Design ahb_slave, start of the top module:
module ahb_slave (
    input  wire        HCLK,         
    input  wire        HRESETn,      
    input  wire [31:0] HADDR,        
    input  wire        HWRITE,       
    input  wire [2:0]  HSIZE,        
    input  wire [2:0]  HBURST,       
    input  wire [3:0]  HPROT,        
    input  wire [1:0]  HTRANS,       
    input  wire        HMASTLOCK,    
    input  wire        HSEL,         
    input  wire [31:0] HWDATA,       
    output wire [31:0] HRDATA,       
    output wire        HREADY,       
    output wire        HRESP,        
    input  wire [3:0]  HWSTRB,       
    output wire [31:0] tdr_o,        
    output wire [31:0] lcr_o,        
    output wire [31:0] ocr_o,        
    output wire [31:0] fcr_o,        
    output wire [31:0] ier_o,        
    output wire [31:0] hcr_o,        
    input  wire [31:0] rdr_i,        
    input  wire [31:0] lsr_i,        
    input  wire [31:0] iir_i         
);
make LEC_CHECK=0 ABC_AREA=1 CAP_MARGIN=20 CORE_MARGIN=2 CORE_UTILIZATION=57 CTS_CLUSTER_SIZE=53 MAX_ROUTING_LAYER=met4 PLACE_DENSITY_LB_ADDON=0.27 SLEW_MARGIN=40 finish   # period 3.32 ns
run.sh (not shown) runs the stock make flow with config.mk's settings and CLKGATE_MAP_FILE=.
The starting point reached the layout checks and failed them: negative setup slack.
Change:
ABC_AREA = unset   (was 1)
CORE_UTILIZATION = 51   (was 57)
CTS_CLUSTER_SIZE = unset   (was 53)
MAX_ROUTING_LAYER = unset   (was met4)
PLACE_DENSITY_LB_ADDON = unset   (was 0.27)
SLEW_MARGIN = 20   (was 40)
clock period = 3.03 ns   (was 3.32 ns; I/O delays follow)
The changed run reached the layout checks and failed them: negative setup slack. Final area grows by about 9%. Global-route usage decreases by 6.6 points. Utilization shrinks by 5.8 points.
Change:
ABC_AREA = 1   (was unset)
CORE_UTILIZATION = 68   (was 51)
PLACE_DENSITY = 0.37   (was unset)
clock period = 3.32 ns   (was 3.03 ns; I/O delays follow)
Now the flow did not get past global placement with GPL-0301.
Area after synthesis came out lower by 4.8%.
Die size went down by 28%.
Synthesized cell count climbs by 56%.
Change:
CORE_UTILIZATION = 66   (was 68)
CTS_CLUSTER_DIAMETER = 364   (was unset)
CTS_CLUSTER_SIZE = 98   (was unset)
PLACE_DENSITY = 0.36   (was 0.37)
clock period = 3.03 ns   (was 3.32 ns; I/O delays follow)
=> The new run stopped in global routing. Synthesized area stays the same. Die size rose by a few percent. Synthesized cell count stays the same.

* * *

ahb_slave again, from the RTL that the note above started with.
clock: 2.72 ns
lec_check: 0
abc_area: 1
cap_margin: 20
cell_pad_in_sites_detail_placement: 2
core_aspect_ratio: 0.58
core_margin: 4
core_utilization: 44
cts_cluster_diameter: 176
cts_cluster_size: 53
min_routing_layer: met2
place_density_lb_addon: 0.27
setup_slack_margin: 0.65
slew_margin: 10
The starting point aborted during detailed placement, error DPL-0033.
Then changed:
==> flow/config.mk (replaced) <==
export PLATFORM = sky130hd
export DESIGN_NAME = ahb_slave
export DESIGN_NICKNAME = ahb_slave
export VERILOG_FILES = /design/flow/design.v
export SDC_FILE = /design/flow/constraint.sdc
export NUM_CORES = 4
export LEC_CHECK = 0
export ABC_AREA = 1
export CAP_MARGIN = 20
export CELL_PAD_IN_SITES_DETAIL_PLACEMENT = 2
export CORE_MARGIN = 9
export CORE_UTILIZATION = 40
export GPL_TIMING_DRIVEN = 0
export MIN_ROUTING_LAYER = met2
export SLEW_MARGIN = 25
export TNS_END_PERCENT = 45
==> flow/constraint.sdc (replaced) <==
create_clock -name core_clock -period 7.08 [get_ports {HCLK}]
set_input_delay 1.4160 -clock core_clock [delete_from_list [all_inputs] [get_ports {HCLK}]]
set_output_delay 1.4160 -clock core_clock [all_outputs]
set_load 0.01 [all_outputs]
The new run never finished: it broke off in detailed placement; area after synthesis stays the same; synthesized cell count stays the same; die area rose by about a fifth.
Then changed:
--- a/flow/config.mk
+++ b/flow/config.mk
@@ -7,10 +7,17 @@
 export LEC_CHECK = 0
 export ABC_AREA = 1
-export CAP_MARGIN = 20
+export CAP_MARGIN = 0
 export CELL_PAD_IN_SITES_DETAIL_PLACEMENT = 2
+export CELL_PAD_IN_SITES_GLOBAL_PLACEMENT = 2
+export CORE_ASPECT_RATIO = 0.71
 export CORE_MARGIN = 9
 export CORE_UTILIZATION = 40
-export GPL_TIMING_DRIVEN = 0
+export CTS_CLUSTER_SIZE = 36
+export GPL_TIMING_DRIVEN = 1
+export HOLD_SLACK_MARGIN = 0.21
+export MAX_ROUTING_LAYER = met4
 export MIN_ROUTING_LAYER = met2
-export SLEW_MARGIN = 25
+export PLACE_DENSITY_LB_ADDON = 0.02
+export SETUP_SLACK_MARGIN = 0.4
+export SLEW_MARGIN = 10
 export TNS_END_PERCENT = 45
Effect: This time the run failed in global placement, error FLW-0024; synthesized cell count does not change; die area is about the same; synthesized area does not change.
Then changed:
==> flow/config.mk (replaced) <==
export PLATFORM = sky130hd
export DESIGN_NAME = ahb_slave
export DESIGN_NICKNAME = ahb_slave
export VERILOG_FILES = /design/flow/design.v
export SDC_FILE = /design/flow/constraint.sdc
export NUM_CORES = 4
export LEC_CHECK = 0
export ABC_AREA = 1
export CAP_MARGIN = 20
export CORE_MARGIN = 2
export CORE_UTILIZATION = 53
export SLEW_MARGIN = 20
==> flow/constraint.sdc (replaced) <==
create_clock -name core_clock -period 2.81 [get_ports {HCLK}]
set_input_delay 0.5620 -clock core_clock [delete_from_list [all_inputs] [get_ports {HCLK}]]
set_output_delay 0.5620 -clock core_clock [all_outputs]
set_load 0.01 [all_outputs]
After rerunning:
- With this change the flow completed and failed the layout checks on negative setup slack
- synthesized area does not change
- die size fell by 35%
- synthesized cell count does not change
